## build 71
## CONV
module CONV(
	input			clk,               
	input			reset,             
	output reg		busy,	            
	input			ready,	            
	output reg[11:0]	iaddr,            
	input signed[19:0]	idata,            
	output reg 	     cwr,              
	output reg[11:0] 	caddr_wr,         
	output reg[19:0] 	cdata_wr,         
	output reg	 crd,               
	output reg[11:0]	caddr_rd,         
	input	[19:0]		cdata_rd,         
	output reg[2:0] 	csel              
);
parameter signed bias = 40'h0013100000;    
parameter signed K0_0 = 20'h0A89E;         
parameter signed K0_1 = 20'h092D5;         
parameter signed K0_2 = 20'h06D43;         
parameter signed K0_3 = 20'h01004;         
parameter signed K0_4 = 20'hF8F71;         
parameter signed K0_5 = 20'hF6E54;         
parameter signed K0_6 = 20'hFA6D7;         
parameter signed K0_7 = 20'hFC834;         
parameter signed K0_8 = 20'hFAC19;         
parameter IDLE       = 3'd0;    
parameter READ_CONV  = 3'd1;    
parameter WRITE_L0   = 3'd2;    
parameter DELAY1     = 3'd3;    
parameter READ_L0    = 3'd4;    
  ...
Size in the first run: about 2,900 cells after synthesis, roughly 110 I/O pins, roughly 0.026 mm^2 of cells after synthesis.
export LEC_CHECK = 0
export CAP_MARGIN = 20
export CORE_ASPECT_RATIO = 0.9
export CORE_MARGIN = 8
export CORE_UTILIZATION = 22
export CTS_CLUSTER_DIAMETER = 241
export GPL_ROUTABILITY_DRIVEN = 0
export GPL_TIMING_DRIVEN = 1
export MAX_ROUTING_LAYER = met4
export PLACE_DENSITY = 0.51
export SETUP_SLACK_MARGIN = 0.3
export SLEW_MARGIN = 30
export TNS_END_PERCENT = 5
create_clock -name core_clock -period 8.63 [get_ports {clk}]
run.sh (not shown) runs the stock make flow with config.mk's settings and CLKGATE_MAP_FILE=.
Build 71: full flow OK, the timing, design-rule and antenna checks passed
## Diff of input files: build 14 against build 71
Settings: CTS_CLUSTER_SIZE newly set to 99; MIN_ROUTING_LAYER newly set to met1; CORE_UTILIZATION changed from 22 to 51; HOLD_SLACK_MARGIN newly set to 0.09; CELL_PAD_IN_SITES_GLOBAL_PLACEMENT newly set to 2; SLEW_MARGIN changed from 30 to 20; MAX_ROUTING_LAYER changed from met4 to met5; SETUP_SLACK_MARGIN changed from 0.3 to 2.16; CAP_MARGIN changed from 20 to 40.
==> comparison <==
Summary: summed area of non-filler cells in the final layout, build 14 better than build 71. Timing-limited maximum frequency (lower): build 71.
## Diff of input files: build 85 against build 14
Settings: CTS_CLUSTER_SIZE changed from 99 to 98; CORE_ASPECT_RATIO changed from 0.9 to 0.5; MAX_ROUTING_LAYER changed from met5 to met4; CELL_PAD_IN_SITES_GLOBAL_PLACEMENT removed (was 2); MIN_ROUTING_LAYER removed (was met1); CORE_UTILIZATION changed from 51 to 72; PLACE_DENSITY changed from 0.51 to 0.4; SETUP_SLACK_MARGIN changed from 2.16 to 0.3; CTS_CLUSTER_DIAMETER changed from 241 to 306; HOLD_SLACK_MARGIN removed (was 0.09); CAP_MARGIN changed from 40 to 20; GPL_TIMING_DRIVEN removed (was 1).
### Flow results
Build 85 finished every step from synthesis to the final layout, and the layout passed the timing, design-rule and antenna checks.
Summary — total detailed-routing wirelength, build 85 relative to build 14: lower, by 8.0%.
When build 85 is set beside build 14, its latest clock arrival within the worst-skew pair turns out to be 0.02 ns smaller.
Cell area after layout, build 85 vs build 14: down by a few percent
On routed length per placed instance: build 85 sits below build 14.
The wire length of the first global-routing pass of build 85 was superior to that of build 14.
Sort build 85 and build 14 by largest net degree at the start of global routing asc -> top: build 14
## Diff of input files: build 30 against build 85
Settings: putting MIN_ROUTING_LAYER at met1 where nothing was set; swapping 98 for 99 in CTS_CLUSTER_SIZE; swapping 20 for 40 in CAP_MARGIN; swapping 20 for 30 in SLEW_MARGIN; putting CELL_PAD_IN_SITES_GLOBAL_PLACEMENT at 2 where nothing was set; swapping 0.5 for 0.9 in CORE_ASPECT_RATIO; putting GPL_TIMING_DRIVEN at 1 where nothing was set; swapping 306 for 241 in CTS_CLUSTER_DIAMETER; swapping 0.3 for 2.16 in SETUP_SLACK_MARGIN; swapping 72 for 51 in CORE_UTILIZATION; swapping met4 for met5 in MAX_ROUTING_LAYER; swapping 0.4 for 0.51 in PLACE_DENSITY.
--- outcome ---
Compared with build 85, build 30 shows fmax higher by about 5%. On build 30: clock period minus worst slack is 0.40 ns lower than what build 85 gave. Compared with build 85, number of vias after detailed routing in build 30 decreased slightly.


The RTL this note starts from:
==> flow/design.v <==
module CONV(
	input			clk,               
	input			reset,             
	output reg		busy,	            
	input			ready,	            
	output reg[11:0]	iaddr,            
	input signed[19:0]	idata,            
	output reg 	     cwr,              
	output reg[11:0] 	caddr_wr,         
	output reg[19:0] 	cdata_wr,         
	output reg	 crd,               
	output reg[11:0]	caddr_rd,         
	input	[19:0]		cdata_rd,         
	output reg[2:0] 	csel              
);
parameter signed bias = 40'h0013100000;    
parameter signed K0_0 = 20'h0A89E;         
parameter signed K0_1 = 20'h092D5;         
parameter signed K0_2 = 20'h06D43;         
parameter signed K0_3 = 20'h01004;         
parameter signed K0_4 = 20'hF8F71;         
parameter signed K0_5 = 20'hF6E54;         
parameter signed K0_6 = 20'hFA6D7;         
parameter signed K0_7 = 20'hFC834;         
parameter signed K0_8 = 20'hFAC19;         
parameter IDLE       = 3'd0;    
parameter READ_CONV  = 3'd1;    
parameter WRITE_L0   = 3'd2;    
parameter DELAY1     = 3'd3;    
parameter READ_L0    = 3'd4;    
parameter WRITE_L1   = 3'd5;    
parameter DELAY2     = 3'd6;    
parameter FINISH     = 3'd7;    
reg [5:0] x, y, L1_x, L1_y;             
reg [3:0] counter_kdata, counter_kaddr;   
reg [2:0] counter_layer1;	            
reg [2:0] current_state, next_state;    
reg signed [19:0] Kernel;               
reg signed [39:0] conv_sum;             
reg signed [19:0] idata_tmp;            
wire signed [39:0] data_conv;
wire signed [19:0] conv_result;
assign data_conv = Kernel * idata_tmp;              
assign conv_result[19:0] = conv_sum[35:16] + conv_sum[15];   
always@(*) begin
	case(counter_kdata)
		4'd1: Kernel = K0_0;
		4'd2: Kernel = K0_1;
		4'd3: Kernel = K0_2;
		4'd4: Kernel = K0_3;
		4'd5: Kernel = K0_4;
		4'd6: Kernel = K0_5;
		4'd7: Kernel = K0_6;
		4'd8: Kernel = K0_7;
		4'd9: Kernel = K0_8;
		default: Kernel = 0;
	endcase
end
always@(posedge clk or posedge reset) begin
	if(reset) 
		current_state <= IDLE;
	else 
		current_state <= next_state;
end
always @(*) begin
	case (current_state)
		IDLE:       next_state = (ready) ? READ_CONV : IDLE;
		READ_CONV:  next_state = (counter_kdata == 4'd10) ? WRITE_L0 : READ_CONV;  
		WRITE_L0:   next_state = DELAY1;
		DELAY1:     next_state = (x == 6'd0 && y == 6'd0) ? READ_L0 : READ_CONV;
		READ_L0:    next_state = (counter_layer1 == 3'd4) ? WRITE_L1 : READ_L0;
		WRITE_L1:   next_state = DELAY2;
		DELAY2:     next_state = (L1_x == 6'd0 && L1_y == 6'd0) ? FINISH : READ_L0;
		FINISH:     next_state = FINISH;
		default:    next_state = IDLE;
	endcase
end
always@(posedge clk or posedge reset) begin
	if(reset) begin 
		iaddr <= 12'd0;
	end else if(current_state == READ_CONV) begin 
		case(counter_kaddr)
			4'd0: iaddr <= (y-1)*64 + x-1;
			4'd1: iaddr <= (y-1)*64 + x;
			4'd2: iaddr <= (y-1)*64 + x+1;
			4'd3: iaddr <= y*64 + x-1;
			4'd4: iaddr <= y*64 + x;		 
			4'd5: iaddr <= y*64 + x+1;		
			4'd6: iaddr <= (y+1)*64 + x-1;
			4'd7: iaddr <= (y+1)*64 + x;
			4'd8: iaddr <= (y+1)*64 + x+1;
			default: iaddr <= iaddr;
		endcase
	end
end
always@(posedge clk or posedge reset) begin
	if(reset) 
		counter_kaddr <= 4'd0;
	else if(current_state == READ_CONV) 
		counter_kaddr <= counter_kaddr + 4'd1;
	else 
		counter_kaddr <= counter_kaddr;
end
always@(posedge clk or posedge reset) begin
	if(reset) 
		idata_tmp <= 0;
	else if(current_state == READ_CONV) begin
		case(counter_kdata)
			4'd0: idata_tmp <= (x == 0 || y == 0) ? 20'd0 : idata;
			4'd1: idata_tmp <= (y == 0) ? 20'd0 : idata;
			4'd2: idata_tmp <= (x == 63 || y == 0) ? 20'd0 : idata;
			4'd3: idata_tmp <= (x == 0) ? 20'd0 : idata;
			4'd4: idata_tmp <= idata;
			4'd5: idata_tmp <= (x == 63) ? 20'd0 : idata;
			4'd6: idata_tmp <= (x == 0 || y == 63) ? 20'd0 : idata;
			4'd7: idata_tmp <= (y == 63) ? 20'd0 : idata;
			4'd8: idata_tmp <= (x == 63 || y == 63) ? 20'd0 : idata;
			default: idata_tmp <= idata_tmp;
		endcase
	end 
end
always@(posedge clk or posedge reset) begin
	if(reset) 
		conv_sum <= 40'd0;
	else if(current_state == READ_CONV) begin
		if(counter_kdata == 0) 
			conv_sum <= 40'd0;
		else if(counter_kdata == 10)     
			conv_sum <= conv_sum + bias;
		else  
			conv_sum <= conv_sum + data_conv;  
	end
end
always@(posedge clk or posedge reset) begin
	if(reset) 
		busy <= 0;
	else if(ready) 
		busy <= 1; 
	else if(current_state == FINISH) 
		busy <= 0;
end
always@(posedge clk or posedge reset) begin
	if(reset) 
		cwr <= 1'd0;
	else if(current_state == WRITE_L0 || current_state == WRITE_L1)
		cwr <= 1'd1;
	else 
		cwr <= 1'd0;
end
always@(posedge clk or posedge reset) begin
	if(reset) 
		crd <= 1'd0;
	else if(current_state == READ_L0) 
		crd <= 1'd1;
	else 
		crd <= 1'd0;
end
always@(posedge clk or posedge reset) begin
	if(reset) 
		csel <= 3'b000;
	else if(current_state == WRITE_L0) 
		csel <= 3'b001;
	else if(current_state == WRITE_L1) 
		csel <= 3'b011;
	else if(current_state == READ_L0) 
		csel <= 3'b001;
	else 
		csel <= csel;
end
always@(posedge clk or posedge reset) begin
	if(reset) 
		caddr_rd <= 12'd0;
	else if(current_state == READ_L0) begin
		case(counter_layer1)
			3'd0: caddr_rd <= L1_y*64 + L1_x;
			3'd1: caddr_rd <= L1_y*64 + L1_x+1;
			3'd2: caddr_rd <= (L1_y+1)*64 + L1_x;
			3'd3: caddr_rd <= (L1_y+1)*64 + L1_x+1;
		endcase 
	end
end
always@(posedge clk or posedge reset) begin
	if(reset) 
		caddr_wr <= 0;
	else if(current_state == WRITE_L0)  
		caddr_wr <= y * 64 + x; 
	else if(current_state == WRITE_L1)  
		caddr_wr <= (L1_y/2) * 32 + (L1_x/2);  
end
reg signed [19:0] current_max;
always@(posedge clk or posedge reset) begin
	if(reset) begin
		cdata_wr <= 20'd0;
		current_max <= 20'd0; 
	end else begin
		case(current_state)
			WRITE_L0:  
				cdata_wr <= (conv_sum[39]) ? 20'd0 : conv_result;
			READ_L0: begin				
				if(counter_layer1 == 3'd1) begin	 
					current_max <= cdata_rd; 		 
				end else begin
					current_max <= (cdata_rd > current_max) ? cdata_rd : current_max;
				end
			end
			WRITE_L1: begin
				cdata_wr <= current_max;
				current_max <= 20'h00000;  
			end
			default: begin
			end
		endcase
	end
end
always@(posedge clk or posedge reset) begin
	if(reset) begin
		x <= 6'd0; 
		y <= 6'd0;
	end else if(current_state == WRITE_L0) begin
		if(x == 6'd63) begin  
			x <= 6'd0;
			y <= y + 6'd1;
		end else begin
			x <= x + 6'd1;
		end
	end
end
always@(posedge clk or posedge reset) begin
	if(reset) begin
		L1_x <= 6'd0; 
		L1_y <= 6'd0;
	end else if(current_state == WRITE_L1) begin
		if(L1_x == 6'd62) begin
			L1_x <= 0;
			L1_y <= L1_y + 2;
		end else begin
			L1_x <= L1_x + 2;
		end
	end
end
always@(posedge clk or posedge reset) begin
	if(reset) 
		counter_kdata <= 4'd0;
	else 
		counter_kdata <= counter_kaddr;
end
always@(posedge clk or posedge reset) begin
	if(reset) 
		counter_layer1 <= 0;
	else if(current_state == READ_L0) 
		counter_layer1 <= counter_layer1 + 3'd1;
	else 
		counter_layer1 <= 0;
end
endmodule
clock: 4.73 ns
lec_check: 0
abc_area: 1
cap_margin: 20
core_margin: 2
core_utilization: 72
cts_cluster_size: 100
place_density: 0.42
slew_margin: 20
tns_end_percent: 30
The baseline stopped in 5_1_grt.
Then changed:
--- a/flow/config.mk
+++ b/flow/config.mk
@@ -7,9 +7,6 @@
 export LEC_CHECK = 0
-export ABC_AREA = 1
 export CAP_MARGIN = 20
 export CORE_MARGIN = 2
-export CORE_UTILIZATION = 72
+export CORE_UTILIZATION = 70
 export CTS_CLUSTER_SIZE = 100
-export PLACE_DENSITY = 0.42
 export SLEW_MARGIN = 20
-export TNS_END_PERCENT = 30
==> flow/constraint.sdc (replaced) <==
create_clock -name core_clock -period 7.67 [get_ports {clk}]
set_input_delay 1.5340 -clock core_clock [delete_from_list [all_inputs] [get_ports {clk}]]
set_output_delay 1.5340 -clock core_clock [all_outputs]
set_load 0.01 [all_outputs]
After rerunning: With this change the flow reached the layout checks and failed them: negative setup slack; synthesized area fell by 4.1%; synthesized cell count fell by 18%; die size fell by 1.3%.
Then changed:
--- a/flow/config.mk
+++ b/flow/config.mk
@@ -9,4 +9,4 @@
 export CORE_MARGIN = 2
-export CORE_UTILIZATION = 70
-export CTS_CLUSTER_SIZE = 100
+export CORE_UTILIZATION = 64
+export CTS_CLUSTER_SIZE = 97
 export SLEW_MARGIN = 20
==> flow/constraint.sdc (replaced) <==
create_clock -name core_clock -period 8.79 [get_ports {clk}]
set_input_delay 1.7580 -clock core_clock [delete_from_list [all_inputs] [get_ports {clk}]]
set_output_delay 1.7580 -clock core_clock [all_outputs]
set_load 0.01 [all_outputs]
Outcome: This time the run went through all stages and came out clean. Area after synthesis does not change. Cell count goes down by 1.9%. Sequential share of layout area goes up by 0.95 points.
Then changed:
--- a/flow/config.mk
+++ b/flow/config.mk
@@ -9,4 +9,4 @@
 export CORE_MARGIN = 2
-export CORE_UTILIZATION = 64
-export CTS_CLUSTER_SIZE = 97
+export CORE_UTILIZATION = 72
+export SETUP_SLACK_MARGIN = 1.62
 export SLEW_MARGIN = 20
==> flow/constraint.sdc (replaced) <==
create_clock -name core_clock -period 5.58 [get_ports {clk}]
set_input_delay 1.1160 -clock core_clock [delete_from_list [all_inputs] [get_ports {clk}]]
set_output_delay 1.1160 -clock core_clock [all_outputs]
set_load 0.01 [all_outputs]
Effect:
- This time the run ended with an error in 5_1_grt
- synthesized cell count is unchanged
- synthesized area is unchanged
- die area went down by 11%


## the baseline
RTL: the design.v shown in full above, as it stands there.
clock: 6.62 ns
lec_check: 0
cap_margin: 20
core_margin: 2
core_utilization: 70
cts_cluster_size: 37
hold_slack_margin: -0.08
setup_slack_margin: 1.97
slew_margin: 20
To summarise the baseline: no stage aborted, but the layout did not pass its checks, failing on setup timing.
#### Input delta (the candidate over the baseline)
-- flow/config.mk --
<<< the baseline, line 10
export CORE_UTILIZATION = 70
export CTS_CLUSTER_SIZE = 37
export HOLD_SLACK_MARGIN = -0.08
export SETUP_SLACK_MARGIN = 1.97
>>> the candidate, line 10
export CORE_UTILIZATION = 40
==> flow/constraint.sdc <==
create_clock -name core_clock -period 7.83 [get_ports {clk}]
set_input_delay 1.5660 -clock core_clock [delete_from_list [all_inputs] [get_ports {clk}]]
set_output_delay 1.5660 -clock core_clock [all_outputs]
set_load 0.01 [all_outputs]
### Flow results
The candidate: PASS, flow complete, no timing, DRC or antenna violations. Total length of routed wires delta for the candidate relative to the baseline: about 11% lower. Sort the baseline and the candidate by share of the clock period used by the worst path after layout, descending, and the baseline comes first. From the baseline to the candidate, cell total in the yosys stat output did not move at all. Area growth from synthesis to final layout for the candidate: 4.1 points down relative to the baseline.


run A:
RTL: the design.v shown in full above, as it stands there.
make LEC_CHECK=0 ABC_AREA=1 CAP_MARGIN=40 CELL_PAD_IN_SITES_DETAIL_PLACEMENT=2 CORE_ASPECT_RATIO=1.32 CORE_MARGIN=2 CORE_UTILIZATION=41 CTS_CLUSTER_DIAMETER=338 CTS_CLUSTER_SIZE=67 GPL_ROUTABILITY_DRIVEN=1 GPL_TIMING_DRIVEN=0 MAX_ROUTING_LAYER=met4 MIN_ROUTING_LAYER=met2 SLEW_MARGIN=40 TNS_END_PERCENT=95 finish   # period 8.0 ns
Flow for run A halted at 5_1_grt, error code GRT-0116.
[inputs] run B vs run A
- removing CORE_ASPECT_RATIO (formerly 1.32)
- changing SLEW_MARGIN from 40 to 20
- changing CORE_UTILIZATION from 41 to 16
- removing GPL_ROUTABILITY_DRIVEN (formerly 1)
- removing TNS_END_PERCENT (formerly 95)
- removing MIN_ROUTING_LAYER (formerly met2)
- removing CELL_PAD_IN_SITES_DETAIL_PLACEMENT (formerly 2)
- removing CTS_CLUSTER_DIAMETER (formerly 338)
- removing MAX_ROUTING_LAYER (formerly met4)
- changing CTS_CLUSTER_SIZE from 67 to 48
The flow ran to completion for all of run A and run B but run A, which stopped partway.
5_1_grt: run A exited with error
[compare] base=run A new=run B: horizontal extent of the die picked up an extra 190 um; number of setup buffers added after CTS lost 29.
Diff run A..run B | xor and xnor area share after synthesis | unchanged
The inputs of run C differ from those of run B as listed below.
- changing CORE_UTILIZATION from 16 to 35
- changing CTS_CLUSTER_SIZE from 48 to 28
- setting CTS_CLUSTER_DIAMETER to 140 for the first time
- changing CAP_MARGIN from 40 to 20
- removing ABC_AREA (formerly 1)
- removing GPL_TIMING_DRIVEN (formerly 0)
## What came out
From run B to run C the numbers moved as follows: routed via count dropped 3573; simple logic cell fraction of the synthesized area moved down; sequential share of layout area climbed 1.2 points. Every stage of the flow completed for run C, and the final layout passed the timing, design-rule and antenna checks.
### run C -> run D
- swapping 35 for 46 in CORE_UTILIZATION
- swapping 20 for 10 in CAP_MARGIN
- putting ABC_AREA at 1 where nothing was set
- swapping 140 for 219 in CTS_CLUSTER_DIAMETER
- swapping 28 for 98 in CTS_CLUSTER_SIZE
Notes after the runs:
The design area of run D was inferior to that of run C. Run D vs run C: shortest clock period the worst path allows after layout down in run D. Relative to run C, the synthesized area of run D is higher by about 4.3%. Run D — final critical-path setup slack 240 ps higher, run C as reference.
